==> inputs of job 7199 <==
==> flow/design.v <==
module axi_stream_insert_header #(
    parameter DATA_WD = 32,
    parameter DATA_BYTE_WD = DATA_WD / 8,
    parameter BYTE_CNT_WD = $clog2(DATA_BYTE_WD)
) (
    input clk,
    input rst_n,
    input valid_in,
    input [DATA_WD-1 : 0] data_in,
    input [DATA_BYTE_WD-1 : 0] keep_in,
    input last_in,
    output ready_in,
    output valid_out,
    output [DATA_WD-1 : 0] data_out,
    output [DATA_BYTE_WD-1 : 0] keep_out,
    output last_out,
    input ready_out,
    input valid_insert,
    input [DATA_WD-1 : 0] header_insert,
    input [DATA_BYTE_WD-1 : 0] keep_insert,
    input [BYTE_CNT_WD : 0] byte_insert_cnt,
    output ready_insert
);
function [BYTE_CNT_WD:0]count_1;
    input [DATA_BYTE_WD-1:0] data_in;
    reg [BYTE_CNT_WD:0]cnt,n;
begin
    cnt=0;
    for (n=0;n<DATA_BYTE_WD; n=n+1) begin
        if(data_in[n])
            cnt = cnt+1'b1; 
            count_1 =cnt;
    end
end
endfunction
localparam IDEL = 4'b0001;
localparam HAEDER_INSERT = 4'b0010;
localparam WAIT = 4'b0100;
localparam IN_OUT = 4'b1000;
reg [3:0] current_state;
reg [3:0] next_state;
reg [BYTE_CNT_WD : 0] byte_insert_cnt_temp;
reg [DATA_BYTE_WD-1 : 0] keep_insert_temp;
reg [DATA_WD-1:0] mem [0:4];
reg [1:0] addr_in;
reg [1:0] addr_out;
reg[4:0] cnt_temp;
reg [DATA_BYTE_WD-1 : 0] keepin_last;
wire [BYTE_CNT_WD:0] keepin_last_count;
wire [4:0] out_cnt ;
reg [2*DATA_WD-1 : 0] data_out_reg;
reg [2*DATA_BYTE_WD-1 : 0] keep_out_reg;
reg last_out_reg;
reg [4:0]cnt_out_temp;
    assign keepin_last_count = count_1(keepin_last); 
    assign ready_in = (current_state == HAEDER_INSERT || current_state==IN_OUT)?1'b1:1'b0;
    assign ready_insert = (current_state == IDEL)?1'b1:1'b0;
    assign valid_out = (current_state == IN_OUT)?1'b1:1'b0;
    assign out_cnt = (keepin_last_count+byte_insert_cnt_temp>DATA_BYTE_WD)?cnt_temp+1'b1:cnt_temp; 
    always @(posedge clk or negedge rst_n) begin
        if(!rst_n)begin
            current_state <= IDEL;
        end else begin
            current_state <= next_state;
        end
    end
    always @(*) begin
        next_state = IDEL;
        case (current_state)
            IDEL:begin
                if(valid_insert && ready_insert) 
                    next_state = HAEDER_INSERT;
                else 
                    next_state = IDEL;     
            end
            HAEDER_INSERT:begin
                if(ready_out && addr_in == 2'd3) 
                    next_state = IN_OUT;
                else if(addr_in == 2'd3)
                    next_state = WAIT; 
                else
                    next_state = HAEDER_INSERT;     
            end
            WAIT:begin
                if(valid_in && ready_out) 
                    next_state = IN_OUT;
                else 
                    next_state = WAIT;     
            end
            IN_OUT:begin
                if(last_out) 
                    next_state = IDEL;
                else 
                    next_state = IN_OUT;     
            end
            default: next_state = IDEL;
        endcase    
    end
    always @(posedge clk or negedge rst_n) begin
        if(!rst_n)begin
            byte_insert_cnt_temp <= 'b0;
            keep_insert_temp <= 'b0;
        end else if(valid_insert && ready_insert) begin
            byte_insert_cnt_temp <= byte_insert_cnt; 
            keep_insert_temp <= keep_insert;
        end else begin
            byte_insert_cnt_temp <= byte_insert_cnt_temp;
            keep_insert_temp <= keep_insert_temp;
        end
    end
    integer k;
    always @(posedge clk or negedge rst_n) begin
        if(!rst_n)begin
            addr_in <= 2'd0;
            cnt_temp <= 5'b0;
            keepin_last <= 'b0; 
            for(k=0;k<=4;k=k+1) 
               mem[k] <= 32'b0;        
        end else if(valid_insert && ready_insert && addr_in==2'd0) begin 
            addr_in <= addr_in + 1'b1;
            mem[addr_in] <= header_insert;
            cnt_temp <= 5'b0;
            keepin_last <= 'b0;
        end else if (valid_in && ready_in && last_in) begin 
            addr_in <= addr_in + 1'b1;
            mem[addr_in] <= data_in;
            cnt_temp <= cnt_temp + 1'b1;
            keepin_last <= keep_in;
        end else if (valid_in && ready_in) begin 
            addr_in <= addr_in + 1'b1;
            mem[addr_in] <= data_in;
            cnt_temp <= cnt_temp + 1'b1;
            keepin_last <= keepin_last;
        end else begin
            addr_in <= addr_in;
            cnt_temp <= cnt_temp;
            keepin_last <= keepin_last;
        end
    end
    always @(posedge clk or negedge rst_n) begin
        if(!rst_n)begin
            data_out_reg <= 'b0;
            keep_out_reg <= 'b0;
            last_out_reg <= 1'b0;
            addr_out <= 'b0;
            cnt_out_temp <= 'b0;
        end else if((current_state==HAEDER_INSERT || current_state==WAIT) && next_state == IN_OUT) begin 
            data_out_reg <= {mem[addr_out],mem[addr_out+1]} << (DATA_BYTE_WD - byte_insert_cnt)*8;
            keep_out_reg <= {DATA_BYTE_WD{1'b1}};
            last_out_reg <= 1'b0;
            addr_out <= addr_out + 1'b1;
            cnt_out_temp <= cnt_out_temp+1'b1;
        end else if (valid_out && ready_out) begin
            data_out_reg <= {mem[addr_out],mem[addr_out+1]} << (DATA_BYTE_WD - byte_insert_cnt)*8; 
            addr_out <= addr_out + 1'b1;
            cnt_out_temp <= cnt_out_temp+1'b1;
            if (cnt_out_temp == out_cnt-1'b1) begin
            last_out_reg <= 1'b1;
            keep_out_reg <= {keep_insert_temp,keepin_last} << (DATA_BYTE_WD - byte_insert_cnt);            
            end else begin                                                                                                                                           
            last_out_reg <= 1'b0;
            keep_out_reg <= {DATA_BYTE_WD{1'b1}};               
            end
        end else begin
            data_out_reg <= data_out_reg;
            keep_out_reg <= keep_out_reg;
            last_out_reg <= 1'b0;
            addr_out <= 'b0;
            cnt_out_temp <= 'b0;
        end
    end
    assign data_out = data_out_reg[2*DATA_WD-1:DATA_WD];
    assign keep_out = (out_cnt == cnt_temp)?keep_out_reg[2*DATA_BYTE_WD-1:DATA_BYTE_WD]:keep_out_reg[DATA_BYTE_WD-1:0];
    assign last_out = last_out_reg;
endmodule
==> flow/run.sh <==
#!/bin/bash
# the make line also repeats each setting of config.mk as NAME=value (left out here)
make -C /OpenROAD-flow-scripts/flow DESIGN_CONFIG=/design/flow/config.mk WORK_HOME=/design/flow/orfs CLKGATE_MAP_FILE= finish
==> flow/config.mk <==
export PLATFORM = sky130hd
export DESIGN_NAME = axi_stream_insert_header
export DESIGN_NICKNAME = axi_stream_insert_header
export VERILOG_FILES = /design/flow/design.v
export SDC_FILE = /design/flow/constraint.sdc
export NUM_CORES = 4
export LEC_CHECK = 0
export CAP_MARGIN = 5
export CELL_PAD_IN_SITES_DETAIL_PLACEMENT = 0
export CORE_ASPECT_RATIO = 0.74
export CORE_MARGIN = 7
export CORE_UTILIZATION = 16
export CTS_CLUSTER_DIAMETER = 320
export CTS_CLUSTER_SIZE = 98
export GPL_ROUTABILITY_DRIVEN = 0
export HOLD_SLACK_MARGIN = 0.28
export MAX_ROUTING_LAYER = met4
export MIN_ROUTING_LAYER = met2
export PLACE_DENSITY_LB_ADDON = 0.02
export SETUP_SLACK_MARGIN = 1.72
export SLEW_MARGIN = 25
==> flow/constraint.sdc <==
create_clock -name core_clock -period 6.2 [get_ports {clk}]
set_input_delay 1.2400 -clock core_clock [delete_from_list [all_inputs] [get_ports {clk}]]
set_output_delay 1.2400 -clock core_clock [all_outputs]
set_load 0.01 [all_outputs]
==> job 8406 (differences from job 7199) <==
==> flow/config.mk (replaced) <==
export PLATFORM = sky130hd
export DESIGN_NAME = axi_stream_insert_header
export DESIGN_NICKNAME = axi_stream_insert_header
export VERILOG_FILES = /design/flow/design.v
export SDC_FILE = /design/flow/constraint.sdc
export NUM_CORES = 4
export LEC_CHECK = 0
export CAP_MARGIN = 20
export CORE_MARGIN = 2
export CORE_UTILIZATION = 47
export PLACE_DENSITY = 0.6
export SLEW_MARGIN = 20
==> flow/constraint.sdc (replaced) <==
create_clock -name core_clock -period 4.76 [get_ports {clk}]
set_input_delay 0.9520 -clock core_clock [delete_from_list [all_inputs] [get_ports {clk}]]
set_output_delay 0.9520 -clock core_clock [all_outputs]
set_load 0.01 [all_outputs]
==> job 7686 (differences from job 7199) <==
==> flow/config.mk (replaced) <==
export PLATFORM = sky130hd
export DESIGN_NAME = axi_stream_insert_header
export DESIGN_NICKNAME = axi_stream_insert_header
export VERILOG_FILES = /design/flow/design.v
export SDC_FILE = /design/flow/constraint.sdc
export NUM_CORES = 4
export LEC_CHECK = 0
export ABC_AREA = 1
export CAP_MARGIN = 20
export CELL_PAD_IN_SITES_DETAIL_PLACEMENT = 0
export CORE_MARGIN = 2
export CORE_UTILIZATION = 71
export CTS_CLUSTER_SIZE = 75
export GPL_ROUTABILITY_DRIVEN = 1
export HOLD_SLACK_MARGIN = -0.09
export PLACE_DENSITY_LB_ADDON = 0.02
export SETUP_SLACK_MARGIN = -0.15
export SLEW_MARGIN = 20
==> flow/constraint.sdc (replaced) <==
create_clock -name core_clock -period 2.83 [get_ports {clk}]
set_input_delay 0.5660 -clock core_clock [delete_from_list [all_inputs] [get_ports {clk}]]
set_output_delay 0.5660 -clock core_clock [all_outputs]
set_load 0.01 [all_outputs]
==> comparison table <==
item                                                              job 7199                     job 8406                     job 7686
Die width                                                           324 µm                       160 µm                       135 µm
MUX share of area                                                   0.0691                       0.0691                      0.00418
Inverters                                                               39                           39                          165
Via density per instance                                              6.39                         6.29                         6.55
Switching fraction of total power                                    0.502                        0.468                        0.520
Slowest library cell on the worst path                             dfrtp_2              clkdlybuf4s50_1                      dfrtp_1
Footprint of the multi-input gates                             0.00600 mm²                  0.00594 mm²                  0.00642 mm²
Adder-cell area share of the yosys netlist                          0.0237                       0.0237                       0.0220
Via count of the first global-routing pass                          17,100                        9,791                       12,300
Worst-Skew Late Latency                                            0.52 ns                      0.46 ns                      0.46 ns
Result of the run                                 timing/DRC/antenna clean     timing/DRC/antenna clean              failed layout checks
Reasons for failing layout checks                                        -                            -                 setup timing
Share of the yosys chip area belonging to registers                  0.435                        0.435                        0.404
Worst setup slack after placement                                  1.40 ns                     0.308 ns                    -0.614 ns
Fraction of area in registers                                        0.342                        0.366                        0.335
Non-clock buffers, area share                                        0.111                        0.111                        0.131
Cell Count Post-Placement                                            2,265                        1,642                        2,035
Global-route wire length before repair                             85.4 mm                      57.9 mm                      63.2 mm
Placed cell area                                                0.0137 mm²                   0.0129 mm²                   0.0140 mm²
Capture point of the critical path                             keep_out[1]                  keep_out[1]  keep_out_reg[0]$_DFFE_PN0P_
Distinct cell type count of the synthesized netlist                     68                           68                           42
Hold_sp                                              mem[0][4]$_DFFE_PN0P_  keep_out_reg[5]$_DFFE_PN0P_                            -
Layout area overhead                                                 27.0%                        18.9%                        20.5%
Power figures rest on the tool's default switching activity, not on a simulated workload.
